==> flow/design.v (excerpt) <==
module array_mult_top (
    input             clk,
    input      [15:0] a,
    input      [15:0] b,
    output reg [31:0] p
);
Size in the first run: about 940 cells after synthesis, about 64 flip-flops.
clock: 10.9 ns
lec_check: 0
abc_area: 1
cap_margin: 20
core_margin: 2
core_utilization: 72
cts_cluster_diameter: 255
cts_cluster_size: 98
place_density: 0.42
slew_margin: 20
tns_end_percent: 20
run.sh (not shown) runs the stock make flow with config.mk's settings and CLKGATE_MAP_FILE=.
The baseline finished but failed the layout checks on setup timing.
Next try:
- ABC_AREA: 1 -> 0
- CTS_CLUSTER_DIAMETER: 255 -> not set
- CTS_CLUSTER_SIZE: 98 -> not set
- PLACE_DENSITY: 0.42 -> 0.38
What happened: The changed run completed, yet does not pass: setup timing. Register-to-register slack got worse by 0.24 ns. Design area drops by 3.7%. Routed wire length fell by 6.5%. Die size shrinks by 7.2%. Non-clock buffer count went down by 7.
Next try:
- ABC_AREA: 0 -> 1
- CTS_CLUSTER_SIZE: not set -> 73
- SETUP_SLACK_MARGIN: not set -> 2.58
Result: The changed run finished but fails on setup timing; worst setup slack is better by 0.22 ns; routed wire length increases slightly; die size increases by a little under a tenth; area after synthesis increases by a little under a tenth; cell area increases by a few percent; count of clock-buffer cells in the layout decreases by 2; utilization decreases by 4.9 points.
Next try:
- CTS_CLUSTER_SIZE: 73 -> not set
- PLACE_DENSITY: 0.38 -> 0.6
- SETUP_SLACK_MARGIN: 2.58 -> not set
- TNS_END_PERCENT: 20 -> not set
- clock period: 10.9 -> 18.9 ns (I/O delays scaled with it)
What happened: The new run finished but failed the layout checks on setup timing. Utilization shrinks by 2.6 points. Clock skew grows by 0.0038 ns. Wire length shrinks by roughly a tenth. Maximum frequency shrinks slightly. Via count shrinks slightly. Worst setup slack gains 7.8 ns.
Next try:
- ABC_AREA: 1 -> not set
- CORE_UTILIZATION: 72 -> 59
- PLACE_DENSITY: 0.6 -> not set
- SETUP_SLACK_MARGIN: not set -> 2.76
- clock period: 18.9 -> 13.6 ns (I/O delays scaled with it)
Result: The changed run finished but fails on setup timing; critical path depth fell by 10; utilization shrinks by 9.0 points; die size rises by 12%; worst setup slack is worse by 5.1 ns; cell count decreases by 16%; non-clock buffer count is higher by 14; sequential share of layout area rose by 0.15 points; hold slack is worse by 0.088 ns; wire length falls by 12%.


Starting RTL as in the previous note.
Design array_mult_top, start of the top module:
module array_mult_top (
    input             clk,
    input      [15:0] a,
    input      [15:0] b,
    output reg [31:0] p
);
    reg  [15:0] a_q, b_q;
    wire [31:0] prod;
    array_multiplier u_mult (
        .in_A(a_q),
        .in_B(b_q),
        .prod_out(prod)
    );
    always @(posedge clk) begin
        a_q <= a;
        b_q <= b;
        p   <= prod;
    end
endmodule
clock: 9.2 ns
lec_check: 0
cap_margin: 5
core_margin: 2
core_utilization: 70
cts_cluster_diameter: 380
cts_cluster_size: 15
hold_slack_margin: 0.29
setup_slack_margin: -0.56
slew_margin: 20
The baseline finished with setup timing left.
Next try:
CAP_MARGIN = 20   (was 5)
CORE_UTILIZATION = 71   (was 70)
CTS_CLUSTER_DIAMETER = default   (was 380)
CTS_CLUSTER_SIZE = 32   (was 15)
HOLD_SLACK_MARGIN = default   (was 0.29)
SETUP_SLACK_MARGIN = default   (was -0.56)
clock period = 16.1 ns   (was 9.2 ns; I/O delays follow)
Effect: The changed run finished but fails on setup timing; first-iteration DRC count rose by 20%; final area fell by 1.7%; die size fell by 1.4%; area after synthesis does not change; fmax fell by 0.50%; core utilization fell by 1.1 points; non-clock buffer count fell by 10; worst hold slack gets worse by 0.017 ns; setup slack gets better by 6.8 ns; critical path depth fell by 2.
Next try:
CTS_CLUSTER_DIAMETER = 193   (was default)
PLACE_DENSITY_LB_ADDON = 0.28   (was default)
SETUP_SLACK_MARGIN = 2.31   (was default)
The changed run reached the layout checks and failed them: setup timing. Cell area stays flat. Flip-flop count does not change. Critical path depth grows by 2.
Next try:
ABC_AREA = 1   (was default)
CTS_CLUSTER_DIAMETER = 206   (was 193)
CTS_CLUSTER_SIZE = default   (was 32)
PLACE_DENSITY_LB_ADDON = 0.06   (was 0.28)
SETUP_SLACK_MARGIN = default   (was 2.31)
Result:
- The new run finished with setup timing left
- worst hold slack is about the same
- final cell count rises by 28%
- cell area came out higher by 4.1%
- wire length came out higher by 4.0%
- count of clock-buffer cells in the layout falls by 1
Next try:
CORE_UTILIZATION = 72   (was 71)
CTS_CLUSTER_DIAMETER = default   (was 206)
SETUP_SLACK_MARGIN = 4.87   (was default)
TNS_END_PERCENT = 5   (was default)
clock period = 16.8 ns   (was 16.1 ns; I/O delays follow)
The new run completed and failed the layout checks on setup timing.
Critical path depth stays the same.
Count of clock-buffer cells in the layout does not change.
Maximum frequency goes down by about 2.2%.
Final cell count goes down by 2.3%.
Synthesized cell count stays the same.
Next try:
ABC_AREA = default   (was 1)
CORE_UTILIZATION = 18   (was 72)
PLACE_DENSITY = 0.6   (was default)
PLACE_DENSITY_LB_ADDON = default   (was 0.06)
SETUP_SLACK_MARGIN = default   (was 4.87)
TNS_END_PERCENT = default   (was 5)
clock period = 24.6 ns   (was 16.8 ns; I/O delays follow)
With this change the flow went through all stages and came out clean; worst hold slack improves by 0.10 ns; design area drops by 3.4%; clock-buffer cell count stays the same; utilization came out lower by 61 points; wire length came out lower by 10%; register-to-register slack is better by 6.9 ns; cell count came out higher by 18%; die size climbs to 3.6 times its value.
